==> flow/design.v (excerpt) <==
module complex_multiplier#(parameter INPUT_DATA_WIDTH = 16)
    (
        input  wire                                    i_clk,
        input  wire                                    i_rst,
        input  wire signed [INPUT_DATA_WIDTH-1:0]      i_real_h,
        input  wire signed [INPUT_DATA_WIDTH-1:0]      i_imag_h,
        input  wire signed [INPUT_DATA_WIDTH-1:0]      i_real_y,
        input  wire signed [INPUT_DATA_WIDTH-1:0]      i_imag_y,
        output reg  signed [INPUT_DATA_WIDTH*2:0]      o_real,
        output reg  signed [INPUT_DATA_WIDTH*2:0]      o_imag
    );
    reg signed [INPUT_DATA_WIDTH*2-1:0] ac;
    reg signed [INPUT_DATA_WIDTH*2-1:0] ad;
    reg signed [INPUT_DATA_WIDTH*2-1:0] cb;
    reg signed [INPUT_DATA_WIDTH*2-1:0] bd;
    always@(posedge i_clk) begin
        if(i_rst)begin
            o_real <= 0;
            o_imag <= 0;
            ac     <= 0;
            ad     <= 0;
            cb     <= 0;
            bd     <= 0;
        end         
        else begin
            ac <= i_real_h * i_real_y;
            ad <= i_real_h * i_imag_y;
            cb <= i_real_y * i_imag_h;
            bd <= i_imag_h * i_imag_y;
            o_real <= ac - bd;
            o_imag <= ad + cb;
        end
    end
endmodule
clock: 5.51 ns
lec_check: 0
abc_area: 1
cap_margin: 0
core_margin: 2
core_utilization: 72
cts_cluster_diameter: 248
cts_cluster_size: 96
place_density: 0.42
setup_slack_margin: 0.3
slew_margin: 20
tns_end_percent: 15
run.sh (not shown) runs the stock make flow with config.mk's settings and CLKGATE_MAP_FILE=.
The starting point did not get past 5_1_grt, error GRT-0116.
==> next run, changes <==
ABC_AREA = not set   (was 1)
CAP_MARGIN = 30   (was 0)
CTS_CLUSTER_DIAMETER = not set   (was 248)
CTS_CLUSTER_SIZE = not set   (was 96)
MAX_ROUTING_LAYER = met4   (was not set)
PLACE_DENSITY = not set   (was 0.42)
PLACE_DENSITY_LB_ADDON = 0.01   (was not set)
SETUP_SLACK_MARGIN = not set   (was 0.3)
TNS_END_PERCENT = not set   (was 15)
clock period = 6.89 ns   (was 5.51 ns; I/O delays follow)
Result: The new run completed and failed the layout checks on negative setup slack. Synthesized cell count decreases by about 30%. Area after synthesis fell by 9.9%. Die area went down by about 10%.
==> next run, changes <==
CAP_MARGIN = 40   (was 30)
SETUP_SLACK_MARGIN = 1.74   (was not set)
clock period = 6.88 ns   (was 6.89 ns; I/O delays follow)
What happened: The new run never finished: it broke off in 5_1_grt with GRT-0232. Die size stays the same. Synthesized cell count stays the same. Area after synthesis is unchanged.
==> next run, changes <==
CAP_MARGIN = 20   (was 40)
CORE_UTILIZATION = 42   (was 72)
MAX_ROUTING_LAYER = not set   (was met4)
PLACE_DENSITY_LB_ADDON = not set   (was 0.01)
SETUP_SLACK_MARGIN = not set   (was 1.74)
clock period = 9.0 ns   (was 6.88 ns; I/O delays follow)
The changed run ran to the end with no violations.
Die size is higher by well over a third.
Area after synthesis stays the same.
Synthesized cell count stays the same.

========
complex_multiplier again, from the RTL that the note above started with.
Settings: LEC_CHECK=0, ABC_AREA=1, CAP_MARGIN=5, CORE_MARGIN=2, CORE_UTILIZATION=72, CTS_CLUSTER_DIAMETER=270, CTS_CLUSTER_SIZE=42, HOLD_SLACK_MARGIN=0.28, MAX_ROUTING_LAYER=met4, PLACE_DENSITY=0.64, SETUP_SLACK_MARGIN=0.76, SLEW_MARGIN=20; clock period 5.0 ns.
The first run died in clock tree synthesis.
Next try:
- ABC_AREA: 1 -> not set
- CAP_MARGIN: 5 -> 20
- CTS_CLUSTER_DIAMETER: 270 -> not set
- CTS_CLUSTER_SIZE: 42 -> not set
- HOLD_SLACK_MARGIN: 0.28 -> -0.08
- PLACE_DENSITY: 0.64 -> not set
- SETUP_SLACK_MARGIN: 0.76 -> not set
- clock period: 5.0 -> 6.67 ns (I/O delays scaled with it)
Result:
- Now the flow died in global routing
- area after synthesis went down by 9.9%
- die area goes down by 9.8%
- synthesized cell count goes down by 29%
Next try:
- ABC_AREA: not set -> 1
- HOLD_SLACK_MARGIN: -0.08 -> not set
- MAX_ROUTING_LAYER: met4 -> not set
- clock period: 6.67 -> 10.9 ns (I/O delays scaled with it)
After rerunning:
- Now the flow produced a clean layout
- die size grows by 11%
- synthesized cell count grows by 40%
- synthesized area grows by 11%
Next try:
- ABC_AREA: 1 -> not set
- MAX_ROUTING_LAYER: not set -> met4
- PLACE_DENSITY: not set -> 0.95
- TNS_END_PERCENT: not set -> 5
- clock period: 10.9 -> 6.89 ns (I/O delays scaled with it)
Result: The new run stopped in global routing, error GRT-0116; area after synthesis falls by 9.9%; die area falls by 9.8%; synthesized cell count falls by 29%.

========
Starting RTL as in the previous note.
==> flow/design.v (excerpt) <==
module complex_multiplier#(parameter INPUT_DATA_WIDTH = 16)
    (
        input  wire                                    i_clk,
        input  wire                                    i_rst,
        input  wire signed [INPUT_DATA_WIDTH-1:0]      i_real_h,
        input  wire signed [INPUT_DATA_WIDTH-1:0]      i_imag_h,
        input  wire signed [INPUT_DATA_WIDTH-1:0]      i_real_y,
        input  wire signed [INPUT_DATA_WIDTH-1:0]      i_imag_y,
        output reg  signed [INPUT_DATA_WIDTH*2:0]      o_real,
        output reg  signed [INPUT_DATA_WIDTH*2:0]      o_imag
    );
    reg signed [INPUT_DATA_WIDTH*2-1:0] ac;
    reg signed [INPUT_DATA_WIDTH*2-1:0] ad;
    reg signed [INPUT_DATA_WIDTH*2-1:0] cb;
    reg signed [INPUT_DATA_WIDTH*2-1:0] bd;
    always@(posedge i_clk) begin
        if(i_rst)begin
            o_real <= 0;
            o_imag <= 0;
            ac     <= 0;
            ad     <= 0;
            cb     <= 0;
            bd     <= 0;
        end         
        else begin
            ac <= i_real_h * i_real_y;
            ad <= i_real_h * i_imag_y;
            cb <= i_real_y * i_imag_h;
            bd <= i_imag_h * i_imag_y;
            o_real <= ac - bd;
            o_imag <= ad + cb;
        end
    end
endmodule
clock: 3.63 ns
lec_check: 0
abc_area: 1
cap_margin: 20
cell_pad_in_sites_global_placement: 0
core_margin: 2
core_utilization: 72
cts_cluster_diameter: 349
cts_cluster_size: 39
place_density: 0.64
setup_slack_margin: 0.96
slew_margin: 5
The baseline aborted during clock tree synthesis (4_1_cts).
Edit:
Settings changed: ABC_AREA 1 to unset, CELL_PAD_IN_SITES_GLOBAL_PLACEMENT 0 to unset, CORE_UTILIZATION 72 to 40, CTS_CLUSTER_DIAMETER 349 to unset, CTS_CLUSTER_SIZE 39 to unset, PLACE_DENSITY 0.64 to unset, SETUP_SLACK_MARGIN 0.96 to unset, SLEW_MARGIN 5 to 20.
Clock period 3.63 ns to 9.0 ns, I/O delays scaled along.
The new run produced a clean layout.
Die area rises by 61%.
Synthesized area fell by 9.9%.
Synthesized cell count fell by 29%.
Edit:
Clock period 9.0 ns to 5.42 ns, I/O delays scaled along.
After rerunning: This time the run reached the layout checks and failed them: negative setup slack. Core utilization grows by 11 points. Setup slack got worse by 1700 ps. Worst hold slack got worse by 20 ps. Register-to-register slack got worse by 4000 ps. Cell area grows by 25%. Clock-buffer cell count stays the same. Non-clock buffer count grows by 851.
Edit:
Settings changed: CORE_UTILIZATION 40 to 61, CTS_CLUSTER_DIAMETER set to 336, CTS_CLUSTER_SIZE set to 100.
Clock period 5.42 ns to 10.0 ns, I/O delays scaled along.
The changed run completed with no timing, DRC or antenna violations. Sequential share of layout area went up by 1.7 points. Critical path depth fell by 2. Wire length is lower by 23%. Design area came out lower by 22%. Worst setup slack gains 2000 ps. Core utilization climbs by 11 points. Global-route usage goes up by 5.8 points.
Edit:
Settings changed: CORE_MARGIN 2 to 10, HOLD_SLACK_MARGIN set to 0.3, TNS_END_PERCENT set to 5.
What happened: The new run completed without violations; synthesized area is unchanged; utilization hardly moves; final area barely changes; global-route usage fell by 2.6 points; critical path depth climbs by 3; non-clock buffer count rises by 4; setup slack is better by 180 ps; flip-flop count stays the same; clock skew falls by 18 ps.

========
complex_multiplier again, from the RTL that the note above started with.
Design complex_multiplier, start of the top module:
module complex_multiplier#(parameter INPUT_DATA_WIDTH = 16)
    (
        input  wire                                    i_clk,
        input  wire                                    i_rst,
        input  wire signed [INPUT_DATA_WIDTH-1:0]      i_real_h,
        input  wire signed [INPUT_DATA_WIDTH-1:0]      i_imag_h,
        input  wire signed [INPUT_DATA_WIDTH-1:0]      i_real_y,
        input  wire signed [INPUT_DATA_WIDTH-1:0]      i_imag_y,
        output reg  signed [INPUT_DATA_WIDTH*2:0]      o_real,
        output reg  signed [INPUT_DATA_WIDTH*2:0]      o_imag
    );
clock: 5.55 ns
lec_check: 0
cap_margin: 20
cell_pad_in_sites_global_placement: 1
core_margin: 2
core_utilization: 65
cts_cluster_size: 54
setup_slack_margin: 1.64
slew_margin: 15
The starting point finished but fails on setup timing.
Rerun with:
Settings changed: CELL_PAD_IN_SITES_GLOBAL_PLACEMENT 1 to default, CORE_UTILIZATION 65 to 40, CTS_CLUSTER_SIZE 54 to default, SETUP_SLACK_MARGIN 1.64 to default, SLEW_MARGIN 15 to 20.
Clock period 5.55 ns to 10.0 ns, I/O delays scaled along.
After rerunning:
- The changed run finished with timing, DRC and antenna clean
- routed wire length goes down by about a fifth
- setup slack gets better by 2.4 ns
- synthesized area is unchanged
- synthesized cell count is unchanged
- global-route usage goes down by 21 points
- critical path depth goes down by 4
- die area goes up by well over a third
- hold slack gets better by 0.046 ns
- core utilization goes down by 44 points

========
wip/fjord:
Starting RTL as in the previous note.
clock: 8.47 ns
lec_check: 0
abc_area: 0
cap_margin: 15
core_margin: 3
core_utilization: 67
cts_cluster_diameter: 44
cts_cluster_size: 55
gpl_routability_driven: 1
min_routing_layer: met2
setup_slack_margin: 0.5
slew_margin: 40
tns_end_percent: 90
wip/fjord completed; timing, DRC and antenna clean
> inputs changed (wip/fjord -> wip/nickel)
- GPL_ROUTABILITY_DRIVEN no longer set, was 1
- TNS_END_PERCENT no longer set, was 90
- SLEW_MARGIN now 20, was 40
- CORE_MARGIN now 2, was 3
- CTS_CLUSTER_DIAMETER now 377, was 44
- SETUP_SLACK_MARGIN no longer set, was 0.5
- CTS_CLUSTER_SIZE no longer set, was 55
- CORE_UTILIZATION now 57, was 67
- MIN_ROUTING_LAYER no longer set, was met2
- CAP_MARGIN now 20, was 15
- ABC_AREA now 1, was 0
- the clock period (ns, I/O delays scaled along) now 5.13, was 8.47
--- outcome ---
Status wip/nickel: flow complete, layout not clean - setup timing
| met2 layer wire length in the routed design | higher: wip/nickel |
Taking wip/fjord as the reference, in wip/nickel largest stage delay on the critical path has increased; worst slack at placement has decreased.
Going from wip/fjord to wip/nickel, number of cells on the critical path grew by a little under 10%.
The worst setup path startpoint comes out i_imag_y[6] in one run and i_imag_h[1] in the other, namely in wip/nickel and wip/fjord respectively.
Relative to wip/nickel, the following input files were edited for wip/juniper:
- MAX_ROUTING_LAYER: unset -> met4
- CORE_UTILIZATION: 57 -> 40
- CTS_CLUSTER_DIAMETER: 377 -> unset
- PLACE_DENSITY_LB_ADDON: unset -> 0.12
- ABC_AREA: 1 -> unset
- the clock period (ns, I/O delays scaled along): 5.13 -> 10.0
==> results <==
Having completed the whole flow, wip/juniper delivered a layout that passed the timing, DRC and antenna checks.
wip/nickel had finished all stages when the layout checks came back failing, citing setup timing.
Total wirelength of the detailed-routed design | wip/juniper below wip/nickel
wip/juniper has more setup slack than wip/nickel.
Comparing wip/juniper against wip/nickel, there is no change at all in sequential cell count of the final layout.
Compared with wip/nickel, wip/juniper improves violation count after the first detailed-routing iteration.
Sort wip/nickel and wip/juniper by sequential share of layout area, descending, and wip/juniper comes first.
Relative to wip/nickel, the starting density of the core of wip/juniper is lower by 17 points.
Summary: synthesized cell area, wip/juniper better than wip/nickel
